==> 11-18 <==
==> flow/design.v <==
module pwm #(
    parameter step = 10000
)(
    input logic clk, 
    input logic rst,
    input integer duty_cycle,  
    output logic pwm_out
);
    integer pwm_on;
    localparam integer scalar = step/100;
    int pwm_count;
    logic switch;
    always_ff @(posedge clk) begin
        if (rst) begin
            pwm_on <= 0;
            pwm_count <= 0;
            switch <= 0;
        end
        else begin
        pwm_on <= duty_cycle*scalar;
        if (duty_cycle >= 99 || duty_cycle <= 1) begin
            if (duty_cycle >= 99) begin
                switch <= 0;
            end
            if (duty_cycle <= 1) begin
                switch <= 1;
            end
        end
        else begin
            if (pwm_count > pwm_on - 1) begin
                switch <= 1;
                if (pwm_count > step - 1) begin
                    pwm_count <= 0;
                    switch <= 0;
                end
                else begin
                    pwm_count <= pwm_count + 1;
                end
            end
            else begin
                pwm_count <= pwm_count + 1;
            end
        end
        end
    end
    assign pwm_out = (switch) ? 1'b1 : 1'b0;
endmodule
module ramp #(
    parameter step = 2000000,  
    parameter [0:6] steps = 7'b0011100,  
    parameter int n_steps = $bits(steps)
)(
    input logic clk,
    input logic rst,
    output int pwm_value
);
    integer stage;  
    integer count;  
    integer pwm_count;  
    localparam integer substep = step / 100;
    function automatic integer rate(input integer i);
        integer next;
        integer current;
        begin
            if (i < n_steps - 1) next = steps[i + 1] ? 100 : 0;
            else next = steps[0] ? 100 : 0;
            current = steps[i] ? 100 : 0;
            rate = (next - current) / 100;
        end
    endfunction
    integer stage_rate;
    always_comb begin
        stage_rate = 0;
        for (int i = 0; i < n_steps; i++)
            if (stage == i) stage_rate = rate(i);
    end
    always_ff @(posedge clk) begin
        if (rst) begin
            stage <= 0;
            count <= 0;
            pwm_count <= 0;
            if (steps[0]) pwm_value <= 100;
            else pwm_value <= 0;
        end
        else begin
        pwm_count <= pwm_count + 1;
        if (pwm_count == substep - 1) begin
            pwm_value <= pwm_value + stage_rate;
            pwm_count <= 0;
        end
        count <= count + 1;  
        if (count == step) begin
            count <= 0;  
            if (stage < n_steps - 1) begin
                stage <= stage + 1;
            end 
            else begin
                stage <= 0;
                if (steps[0]) pwm_value <= 100;
                else pwm_value <= 0;
            end
        end
        end
    end
endmodule
module top(
    input logic clk,
    input logic rst,
    output logic    RGB_G,
    output logic    RGB_R,
    output logic    RGB_B
);
    logic red_out;
    integer red;
    logic green_out;
    integer green;
    logic blue_out;
    integer blue;
    ramp #(
        .steps (7'b1100011)
    )
    u1 (
        .clk (clk),
        .rst (rst),
        .pwm_value (red)
    );
    ramp #(
        .steps (7'b0111000)
    )
    u2 (
            .clk (clk),
            .rst (rst),
            .pwm_value (green)
        );
    ramp #(
        .steps (7'b0001110)
    )
    u3 (
        .clk (clk),
        .rst (rst),
        .pwm_value (blue)
    );
    pwm u4 (
        .clk (clk),
        .rst (rst),
        .duty_cycle (red),
        .pwm_out (red_out)
    );
    assign RGB_R = red_out;
    pwm u5 (
        .clk (clk),
        .rst (rst),
        .duty_cycle (green),
        .pwm_out (green_out)
    );
    assign RGB_G = green_out;
    pwm u6 (
        .clk (clk),
        .rst (rst),
        .duty_cycle (blue),
        .pwm_out (blue_out)
    );
    assign RGB_B = blue_out;
endmodule
==> flow/run.sh <==
#!/bin/bash
# the make line also repeats each setting of config.mk as NAME=value (left out here)
make -C /OpenROAD-flow-scripts/flow DESIGN_CONFIG=/design/flow/config.mk WORK_HOME=/design/flow/orfs CLKGATE_MAP_FILE= finish
==> flow/config.mk <==
export PLATFORM = sky130hd
export DESIGN_NAME = top
export DESIGN_NICKNAME = top
export VERILOG_FILES = /design/flow/design.v
export SDC_FILE = /design/flow/constraint.sdc
export NUM_CORES = 4
export LEC_CHECK = 0
export ABC_AREA = 1
export CAP_MARGIN = 5
export CELL_PAD_IN_SITES_DETAIL_PLACEMENT = 1
export CELL_PAD_IN_SITES_GLOBAL_PLACEMENT = 1
export CORE_MARGIN = 2
export CORE_UTILIZATION = 53
export HOLD_SLACK_MARGIN = 0.13
export PLACE_DENSITY = 0.42
export SLEW_MARGIN = 10
==> flow/constraint.sdc <==
create_clock -name core_clock -period 10.0 [get_ports {clk}]
set_input_delay 2.0000 -clock core_clock [delete_from_list [all_inputs] [get_ports {clk}]]
set_output_delay 2.0000 -clock core_clock [all_outputs]
set_load 0.01 [all_outputs]
==> 02-26 (differences from 11-18) <==
ABC_AREA = 0   (was 1)
CAP_MARGIN = 35   (was 5)
CELL_PAD_IN_SITES_DETAIL_PLACEMENT = unset   (was 1)
CELL_PAD_IN_SITES_GLOBAL_PLACEMENT = unset   (was 1)
CORE_ASPECT_RATIO = 0.96   (was unset)
CORE_UTILIZATION = 28   (was 53)
CTS_CLUSTER_DIAMETER = 60   (was unset)
GPL_TIMING_DRIVEN = 1   (was unset)
HOLD_SLACK_MARGIN = 0.27   (was 0.13)
MAX_ROUTING_LAYER = met5   (was unset)
MIN_ROUTING_LAYER = met2   (was unset)
PLACE_DENSITY = unset   (was 0.42)
PLACE_DENSITY_LB_ADDON = 0.06   (was unset)
SETUP_SLACK_MARGIN = 0.59   (was unset)
SLEW_MARGIN = 5   (was 10)
==> 02-04 (differences from 11-18) <==
ABC_AREA = unset   (was 1)
CAP_MARGIN = 20   (was 5)
CELL_PAD_IN_SITES_DETAIL_PLACEMENT = unset   (was 1)
CELL_PAD_IN_SITES_GLOBAL_PLACEMENT = unset   (was 1)
CORE_UTILIZATION = 72   (was 53)
HOLD_SLACK_MARGIN = unset   (was 0.13)
PLACE_DENSITY = unset   (was 0.42)
PLACE_DENSITY_LB_ADDON = 0.26   (was unset)
SLEW_MARGIN = 20   (was 10)
==> flow/constraint.sdc (replaced) <==
create_clock -name core_clock -period 4.17 [get_ports {clk}]
set_input_delay 0.8340 -clock core_clock [delete_from_list [all_inputs] [get_ports {clk}]]
set_output_delay 0.8340 -clock core_clock [all_outputs]
set_load 0.01 [all_outputs]
==> comparison <==
- In 02-04 the design area is smaller than in 02-26, by about 2.3%.
- In sequential cell count, 11-18 and 02-26 do not differ.
- 02-04 produced a layout that fails on negative setup slack. 02-26 finished with timing, DRC and antenna clean. 11-18 ran to the end with no violations.
- Between 02-04 and 11-18, the lower cell count is in 02-04 (gap about 30%, measured against 11-18).
- Worst setup slack, lowest first: 02-04, 02-26, 11-18.
==> figures <==
Area fraction in compound gates: 02-04 0.117; 02-26 0.117; 11-18 0.114
Number of distinct library cells after synthesis: 02-04 81; 02-26 81; 11-18 59
Internal Power: 02-04 9.07 mW; 02-26 4.45 mW; 11-18 3.91 mW
Area enclosed by the die boundary: 02-04 57000 sq um; 02-26 145000 sq um; 11-18 90300 sq um
Detailed-routed wire length on met3: 02-04 2700 um; 02-26 43000 um; 11-18 3840 um
Result of the run: 02-04 finished with violations; 02-26 no timing/DRC/antenna violations; 11-18 no timing/DRC/antenna violations
Violated checks: 02-04 negative setup slack; 02-26 -; 11-18 -
Hold Crit Start: 02-04 u3.pwm_count[0]; 02-26 u1.pwm_count[0]; 11-18 u1.pwm_count[0]
Relative area change from synthesis to final layout: 02-04 11.3%; 02-26 13.8%; 11-18 7.87%
Multiplexer share of the synthesized area: 02-04 0.00154; 02-26 0.00154; 11-18 0
Xor+xnor area frac: 02-04 0.122; 02-26 0.122; 11-18 0.0564

* * *

==> exp/pepper: inputs <==
// top: RTL as listed in full above, without the edits since
clock: 4.44 ns
lec_check: 0
cap_margin: 20
core_margin: 2
core_utilization: 65
slew_margin: 20
run.sh (not shown) runs the stock make flow with config.mk's settings and CLKGATE_MAP_FILE=.
==> exp/indigo: changes against exp/pepper <==
--- a/flow/config.mk
+++ b/flow/config.mk
@@ -8,4 +8,4 @@
 export CAP_MARGIN = 20
 export CORE_MARGIN = 2
-export CORE_UTILIZATION = 65
+export CORE_UTILIZATION = 40
 export SLEW_MARGIN = 20
==> flow/constraint.sdc (replaced) <==
create_clock -name core_clock -period 4.81 [get_ports {clk}]
set_input_delay 0.9620 -clock core_clock [delete_from_list [all_inputs] [get_ports {clk}]]
set_output_delay 0.9620 -clock core_clock [all_outputs]
set_load 0.01 [all_outputs]
==> exp/garnet: changes against exp/pepper <==
--- a/flow/config.mk
+++ b/flow/config.mk
@@ -6,6 +6,11 @@
 export NUM_CORES = 4
 export LEC_CHECK = 0
+export ABC_AREA = 0
 export CAP_MARGIN = 20
+export CORE_ASPECT_RATIO = 0.95
 export CORE_MARGIN = 2
-export CORE_UTILIZATION = 65
+export CORE_UTILIZATION = 70
+export CTS_CLUSTER_SIZE = 97
+export SETUP_SLACK_MARGIN = -0.3
 export SLEW_MARGIN = 20
+export TNS_END_PERCENT = 75
==> flow/constraint.sdc (replaced) <==
create_clock -name core_clock -period 2.99 [get_ports {clk}]
set_input_delay 0.5980 -clock core_clock [delete_from_list [all_inputs] [get_ports {clk}]]
set_output_delay 0.5980 -clock core_clock [all_outputs]
set_load 0.01 [all_outputs]
==> comparison table <==
                                                                       exp/pepper                                   exp/garnet        exp/indigo
Status                                                 complete, but fails checks                   complete, but fails checks  no timing/DRC/antenna violations
Violated checks                                                      setup timing  capacitance limit, slew limit, setup timing                 -
Global-route wire length before repair                                  136000 um                                    177000 um         139000 um
Static Leakage                                                            20.1 nW                                      24.7 nW           20.0 nW
Number of core rows                                                            90                                           85               115
Detailed-route vias per instance                                             5.51                                         6.75              5.00
Pin slew with the least headroom to its limit                            0.767 ns                                      1.68 ns          0.908 ns
Startpoint of the most critical hold path                         u1.pwm_count[0]                                          rst       u2.count[0]
Initial antenna violation count                                                 0                                           15                 2
Clock network area share                                                   0.0513                                       0.0405            0.0588
RSZ-0062 raised after global routing                                         true                                         true             false
Chip area                                                             63100 sq um                                  58600 sq um      102000 sq um
Standard cell core area                                               60400 sq um                                  56400 sq um       98400 sq um
Routed length on met2                                                    35400 um                                     69100 um          34700 um
Area added between synthesis and finish                                     9.93%                                        32.3%             10.7%
Worst flop-to-flop path endpoint                                  u6.pwm_count[5]                              u5.pwm_count[6]  u6.pwm_count[30]
Data required time at the worst endpoint                                  4.94 ns                                      3.57 ns           5.33 ns
Total number of cells along the worst setup path                               19                                           21                18
Final cell area excluding filler cells                                43600 sq um                                  52500 sq um       43900 sq um
Post-layout instance count excluding filler cells                            5743                                         6573              6225
Latency at later pin                                                      0.61 ns                                      0.74 ns           0.63 ns
Worst max-slew margin expressed relative to the limit                       0.489                                       -0.133             0.394
Critical Path End                                                 u6.pwm_count[5]                              u5.pwm_count[6]  u6.pwm_count[30]
Vertical die size                                                          251 um                                       236 um            319 um

* * *

==> inputs of branch cedar <==
RTL: the design.v shown in full above, as it stands there.
==> flow/config.mk <==
export PLATFORM = sky130hd
export DESIGN_NAME = top
export DESIGN_NICKNAME = top
export VERILOG_FILES = /design/flow/design.v
export SDC_FILE = /design/flow/constraint.sdc
export NUM_CORES = 4
export LEC_CHECK = 0
export ABC_AREA = 0
export CAP_MARGIN = 20
export CORE_ASPECT_RATIO = 1.48
export CORE_MARGIN = 2
export CORE_UTILIZATION = 70
export CTS_CLUSTER_SIZE = 97
export SETUP_SLACK_MARGIN = 0.53
export SLEW_MARGIN = 20
export TNS_END_PERCENT = 75
==> flow/constraint.sdc <==
create_clock -name core_clock -period 3.88 [get_ports {clk}]
set_input_delay 0.7760 -clock core_clock [delete_from_list [all_inputs] [get_ports {clk}]]
set_output_delay 0.7760 -clock core_clock [all_outputs]
set_load 0.01 [all_outputs]
==> branch indigo (differences from branch cedar) <==
==> flow/config.mk (replaced) <==
export PLATFORM = sky130hd
export DESIGN_NAME = top
export DESIGN_NICKNAME = top
export VERILOG_FILES = /design/flow/design.v
export SDC_FILE = /design/flow/constraint.sdc
export NUM_CORES = 4
export LEC_CHECK = 0
export ABC_AREA = 0
export CAP_MARGIN = 40
export CORE_MARGIN = 2
export CORE_UTILIZATION = 72
export CTS_CLUSTER_DIAMETER = 209
export PLACE_DENSITY = 0.38
export SETUP_SLACK_MARGIN = -0.03
export SLEW_MARGIN = 20
==> flow/constraint.sdc (replaced) <==
create_clock -name core_clock -period 3.56 [get_ports {clk}]
set_input_delay 0.7120 -clock core_clock [delete_from_list [all_inputs] [get_ports {clk}]]
set_output_delay 0.7120 -clock core_clock [all_outputs]
set_load 0.01 [all_outputs]
==> branch sierra (differences from branch cedar) <==
--- a/flow/config.mk
+++ b/flow/config.mk
@@ -9,8 +9,10 @@
 export CAP_MARGIN = 20
-export CORE_ASPECT_RATIO = 1.48
+export CELL_PAD_IN_SITES_DETAIL_PLACEMENT = 2
+export CELL_PAD_IN_SITES_GLOBAL_PLACEMENT = 1
+export CORE_ASPECT_RATIO = 0.9
 export CORE_MARGIN = 2
-export CORE_UTILIZATION = 70
+export CORE_UTILIZATION = 15
 export CTS_CLUSTER_SIZE = 97
-export SETUP_SLACK_MARGIN = 0.53
-export SLEW_MARGIN = 20
+export GPL_TIMING_DRIVEN = 0
+export SLEW_MARGIN = 25
 export TNS_END_PERCENT = 75
==> flow/constraint.sdc (replaced) <==
create_clock -name core_clock -period 7.5 [get_ports {clk}]
set_input_delay 1.5000 -clock core_clock [delete_from_list [all_inputs] [get_ports {clk}]]
set_output_delay 1.5000 -clock core_clock [all_outputs]
set_load 0.01 [all_outputs]
==> summary of the runs <==
Branch cedar finished with setup timing left. Branch indigo finished with setup timing left. Branch sierra produced a clean layout. Sequential cell count is the same in branch sierra and branch cedar. Between branch sierra and branch indigo, the lower power is in branch sierra (gap 50%, measured against branch indigo). The highest routed wire length belongs to branch indigo, the lowest to branch cedar. The lowest non-clock buffer count belongs to branch sierra, the highest to branch indigo. Critical path depth, lowest first: branch sierra, branch cedar, branch indigo.

* * *

==> inputs of harbor <==
RTL: the design.v shown in full above, as it stands there.
export LEC_CHECK = 0
export ABC_AREA = 0
export CAP_MARGIN = 35
export CORE_ASPECT_RATIO = 0.96
export CORE_MARGIN = 2
export CORE_UTILIZATION = 28
export GPL_TIMING_DRIVEN = 0
export HOLD_SLACK_MARGIN = 0.27
export MAX_ROUTING_LAYER = met4
export SETUP_SLACK_MARGIN = 0.59
export SLEW_MARGIN = 25
create_clock -name core_clock -period 10.0 [get_ports {clk}]
==> raven (differences from harbor) <==
- CAP_MARGIN: 35 -> 20
- CORE_ASPECT_RATIO: 0.96 -> not set
- CORE_UTILIZATION: 28 -> 72
- CTS_CLUSTER_DIAMETER: not set -> 209
- GPL_TIMING_DRIVEN: 0 -> not set
- HOLD_SLACK_MARGIN: 0.27 -> not set
- MAX_ROUTING_LAYER: met4 -> not set
- PLACE_DENSITY: not set -> 0.94
- SETUP_SLACK_MARGIN: 0.59 -> -0.03
- SLEW_MARGIN: 25 -> 20
- TNS_END_PERCENT: not set -> 5
==> flow/constraint.sdc (replaced) <==
create_clock -name core_clock -period 3.56 [get_ports {clk}]
set_input_delay 0.7120 -clock core_clock [delete_from_list [all_inputs] [get_ports {clk}]]
set_output_delay 0.7120 -clock core_clock [all_outputs]
set_load 0.01 [all_outputs]
==> results <==
quantity                                                                             harbor                       raven
Run status                                                 no timing/DRC/antenna violations      stopped before the end
Stage where the flow stopped                                                              -                     5_1_grt
Number of post-CTS setup repair buffers                                                   0                           8
Cell at the root of the clock tree                               sky130_fd_sc_hd__clkbuf_16  sky130_fd_sc_hd__clkbuf_16
Die Ht                                                                               373 µm                      239 µm
DIE AREA                                                                         145000 µm²                   57000 µm²
Placed wire-length estimate                                                        64600 µm                    78000 µm
Core box area                                                                    141000 µm²                   54800 µm²
TritonCTS buffer count                                                                   68                          61
Width of the die                                                                     388 µm                      239 µm
Quantity of I/O buffers inserted on ports                                                 4                           4
Area after detailed placement                                                     42200 µm²                   44300 µm²
H-tree levels                                                                             3                           2
Num rows                                                                                135                          86
Compound-cell area share of the yosys netlist                                         11.7%                       11.7%
Post-cts sizing count                                                                     0                         187
Initial cell density of the core                                                      28.2%                       72.5%
Worst slack after detailed placement                                                4.68 ns                   -0.798 ns
Area share of the largest cell type after synthesis                                   28.9%                       28.9%
Cell count after placement                                                             6731                        5982
Last weighted congestion value of the routability-driven placer                       0.850                       0.929
Power is estimated from default activity; no workload was simulated.
